Design system, start of the top module:
module system (clk, rst, ROM_IF_Q, ROM_W_Q, RAM_Q, ROM_IF_A, ROM_W_A,
  ROM_IF_OE, ROM_W_OE, RAM_A, RAM_WE, RAM_OE, RAM_D, done);
  input         clk;
  input         rst;
  input  [15:0] ROM_IF_Q, ROM_W_Q;
  input  [15:0] RAM_Q;
  output [19:0] ROM_IF_A, ROM_W_A;
  output		ROM_IF_OE, ROM_W_OE;
  output [19:0] RAM_A;
  output        RAM_WE;
  output        RAM_OE;
  output [15:0] RAM_D;
  output        done;
  wire [2:0]  sel_if, sel_w;
  wire 		  clear;
  wire [33:0]	out0, out1, out2;
  conv conv1 (
  .clk(clk), .rst(rst), .clear(clear), .w_w(sel_w[0]), .w_in(ROM_W_Q), .if_w(sel_if[0]), .if_in(ROM_IF_Q), .out(out0));
  conv conv2 (
  .clk(clk), .rst(rst), .clear(clear), .w_w(sel_w[1]), .w_in(ROM_W_Q), .if_w(sel_if[1]), .if_in(ROM_IF_Q), .out(out1));
  conv conv3 (
  .clk(clk), .rst(rst), .clear(clear), .w_w(sel_w[2]), .w_in(ROM_W_Q), .if_w(sel_if[2]), .if_in(ROM_IF_Q), .out(out2));
  sat_adder a1 (
  .in0(out0), .in1(out1), .in2(out2), .sum(RAM_D));
  Controller c1(
  .clk(clk), .rst(rst), .ROM_IF_A(ROM_IF_A), .ROM_W_A(ROM_W_A), .ROM_IF_OE(ROM_IF_OE),
  .ROM_W_OE(ROM_W_OE), .RAM_A(RAM_A), .RAM_WE(RAM_WE), .RAM_OE(RAM_OE), .sel_if(sel_if),
  .sel_w(sel_w), .clear(clear), .done(done));
endmodule
Size in the first run: roughly 15000 cells after synthesis, about 340 flip-flops.
make LEC_CHECK=0 ABC_AREA=1 CAP_MARGIN=20 CELL_PAD_IN_SITES_DETAIL_PLACEMENT=0 CELL_PAD_IN_SITES_GLOBAL_PLACEMENT=2 CORE_ASPECT_RATIO=0.5 CORE_MARGIN=5 CORE_UTILIZATION=28 CTS_CLUSTER_DIAMETER=67 CTS_CLUSTER_SIZE=91 GPL_ROUTABILITY_DRIVEN=0 HOLD_SLACK_MARGIN=0.11 MAX_ROUTING_LAYER=met5 MIN_ROUTING_LAYER=met1 SLEW_MARGIN=20 TNS_END_PERCENT=85 finish   # period 27.7 ns
run.sh (not shown) runs the stock make flow with config.mk's settings and CLKGATE_MAP_FILE=.
The first run finished clean.
Then changed:
Settings changed: ABC_AREA 1 to default, CELL_PAD_IN_SITES_DETAIL_PLACEMENT 0 to default, CELL_PAD_IN_SITES_GLOBAL_PLACEMENT 2 to default, CORE_ASPECT_RATIO 0.5 to default, CORE_MARGIN 5 to 2, CORE_UTILIZATION 28 to 40, CTS_CLUSTER_DIAMETER 67 to default, CTS_CLUSTER_SIZE 91 to default, GPL_ROUTABILITY_DRIVEN 0 to default, HOLD_SLACK_MARGIN 0.11 to default, MAX_ROUTING_LAYER met5 to default, MIN_ROUTING_LAYER met1 to default, TNS_END_PERCENT 85 to default.
Clock period 27.7 ns to 22.0 ns, I/O delays scaled along.
=>
- final cell count shrinks by about a fifth
- setup slack got worse by 4.2 ns
- final area shrinks by a few percent
- wire length shrinks by about a fifth
- area after synthesis shrinks slightly

---

Starting RTL as in the previous note.
make LEC_CHECK=0 CAP_MARGIN=20 CORE_MARGIN=2 CORE_UTILIZATION=24 SLEW_MARGIN=20 finish   # period 21.4 ns
Change:
- ABC_AREA: not set -> 1
- CORE_UTILIZATION: 24 -> 68
- clock period: 21.4 -> 7.72 ns (I/O delays scaled with it)
The changed run failed in global routing.
Synthesized cell count went up by 16%.
Die area falls by 64%.
Synthesized area increases by 2.0%.
Change:
- ABC_AREA: 1 -> 0
- CORE_UTILIZATION: 68 -> 72
- PLACE_DENSITY: not set -> 0.35
- SETUP_SLACK_MARGIN: not set -> 3.7
- clock period: 7.72 -> 13.9 ns (I/O delays scaled with it)
Now the flow completed, yet does not pass: negative setup slack. Synthesized area is lower by 1.9%. Synthesized cell count fell by 14%. Die size came out lower by 7.3%.

---

Starting RTL as in the previous note.
Design system, start of the top module:
module system (clk, rst, ROM_IF_Q, ROM_W_Q, RAM_Q, ROM_IF_A, ROM_W_A,
  ROM_IF_OE, ROM_W_OE, RAM_A, RAM_WE, RAM_OE, RAM_D, done);
  input         clk;
  input         rst;
  input  [15:0] ROM_IF_Q, ROM_W_Q;
  input  [15:0] RAM_Q;
  output [19:0] ROM_IF_A, ROM_W_A;
  output		ROM_IF_OE, ROM_W_OE;
  output [19:0] RAM_A;
  output        RAM_WE;
  output        RAM_OE;
  output [15:0] RAM_D;
  output        done;
  wire [2:0]  sel_if, sel_w;
  wire 		  clear;
  wire [33:0]	out0, out1, out2;
  conv conv1 (
  .clk(clk), .rst(rst), .clear(clear), .w_w(sel_w[0]), .w_in(ROM_W_Q), .if_w(sel_if[0]), .if_in(ROM_IF_Q), .out(out0));
  conv conv2 (
  .clk(clk), .rst(rst), .clear(clear), .w_w(sel_w[1]), .w_in(ROM_W_Q), .if_w(sel_if[1]), .if_in(ROM_IF_Q), .out(out1));
  conv conv3 (
  .clk(clk), .rst(rst), .clear(clear), .w_w(sel_w[2]), .w_in(ROM_W_Q), .if_w(sel_if[2]), .if_in(ROM_IF_Q), .out(out2));
  sat_adder a1 (
  .in0(out0), .in1(out1), .in2(out2), .sum(RAM_D));
  Controller c1(
  .clk(clk), .rst(rst), .ROM_IF_A(ROM_IF_A), .ROM_W_A(ROM_W_A), .ROM_IF_OE(ROM_IF_OE),
  .ROM_W_OE(ROM_W_OE), .RAM_A(RAM_A), .RAM_WE(RAM_WE), .RAM_OE(RAM_OE), .sel_if(sel_if),
  .sel_w(sel_w), .clear(clear), .done(done));
endmodule
Settings: LEC_CHECK=0, CAP_MARGIN=20, CORE_MARGIN=2, CORE_UTILIZATION=72, CTS_CLUSTER_DIAMETER=59, PLACE_DENSITY_LB_ADDON=0.05, SETUP_SLACK_MARGIN=4.12, SLEW_MARGIN=20, TNS_END_PERCENT=5; clock period 13.9 ns.
The first run finished with setup timing left.
Rerun with:
CAP_MARGIN = 40   (was 20)
PLACE_DENSITY_LB_ADDON = default   (was 0.05)
SETUP_SLACK_MARGIN = -0.94   (was 4.12)
TNS_END_PERCENT = default   (was 5)
After rerunning:
- The changed run finished but failed the layout checks on setup timing
- hold slack degrades by 0.024 ns
- final area hardly moves
- routed wire length is lower by 10%
- via count goes down by 3.7%
- core utilization came out lower by 0.20 points
Rerun with:
ABC_AREA = 1   (was default)
CAP_MARGIN = 20   (was 40)
CTS_CLUSTER_DIAMETER = default   (was 59)
PLACE_DENSITY_LB_ADDON = 0.18   (was default)
SETUP_SLACK_MARGIN = 3.05   (was -0.94)
clock period = 12.5 ns   (was 13.9 ns; I/O delays follow)
What happened: The changed run died in global routing. Synthesized cell count rises by 16%. Area after synthesis grows by 2.0%. Die area goes up by 2.0%.
Rerun with:
ABC_AREA = default   (was 1)
CORE_UTILIZATION = 40   (was 72)
MAX_ROUTING_LAYER = met4   (was default)
PLACE_DENSITY_LB_ADDON = default   (was 0.18)
SETUP_SLACK_MARGIN = default   (was 3.05)
clock period = 12.0 ns   (was 12.5 ns; I/O delays follow)
=> The new run completed and failed the layout checks on setup timing. Area after synthesis goes down by 1.9%. Die area goes up by 76%. Synthesized cell count goes down by 14%.
Rerun with:
CORE_UTILIZATION = 67   (was 40)
MAX_ROUTING_LAYER = default   (was met4)
clock period = 17.9 ns   (was 12.0 ns; I/O delays follow)
What happened: The changed run finished but failed the layout checks on setup timing. Worst hold slack improves by 0.025 ns. Wire length went down by 6.4%. Core utilization went up by 28 points. Clock-buffer cell count went down by 4. Synthesized cell count does not change.
Rerun with:
ABC_AREA = 1   (was default)
CORE_UTILIZATION = 72   (was 67)
clock period = 13.9 ns   (was 17.9 ns; I/O delays follow)
After rerunning:
- The new run produced a layout that fails on setup timing
- die size goes down by 5.1%
- via count goes up by 15%
- synthesized area is higher by 2.0%
- first-iteration DRC count rises by 73%
- power rises by 15%
- synthesized cell count rises by 16%
- cell count went up by 14%
- final area goes up by 4.1%
Power is estimated from default activity; no workload was simulated.
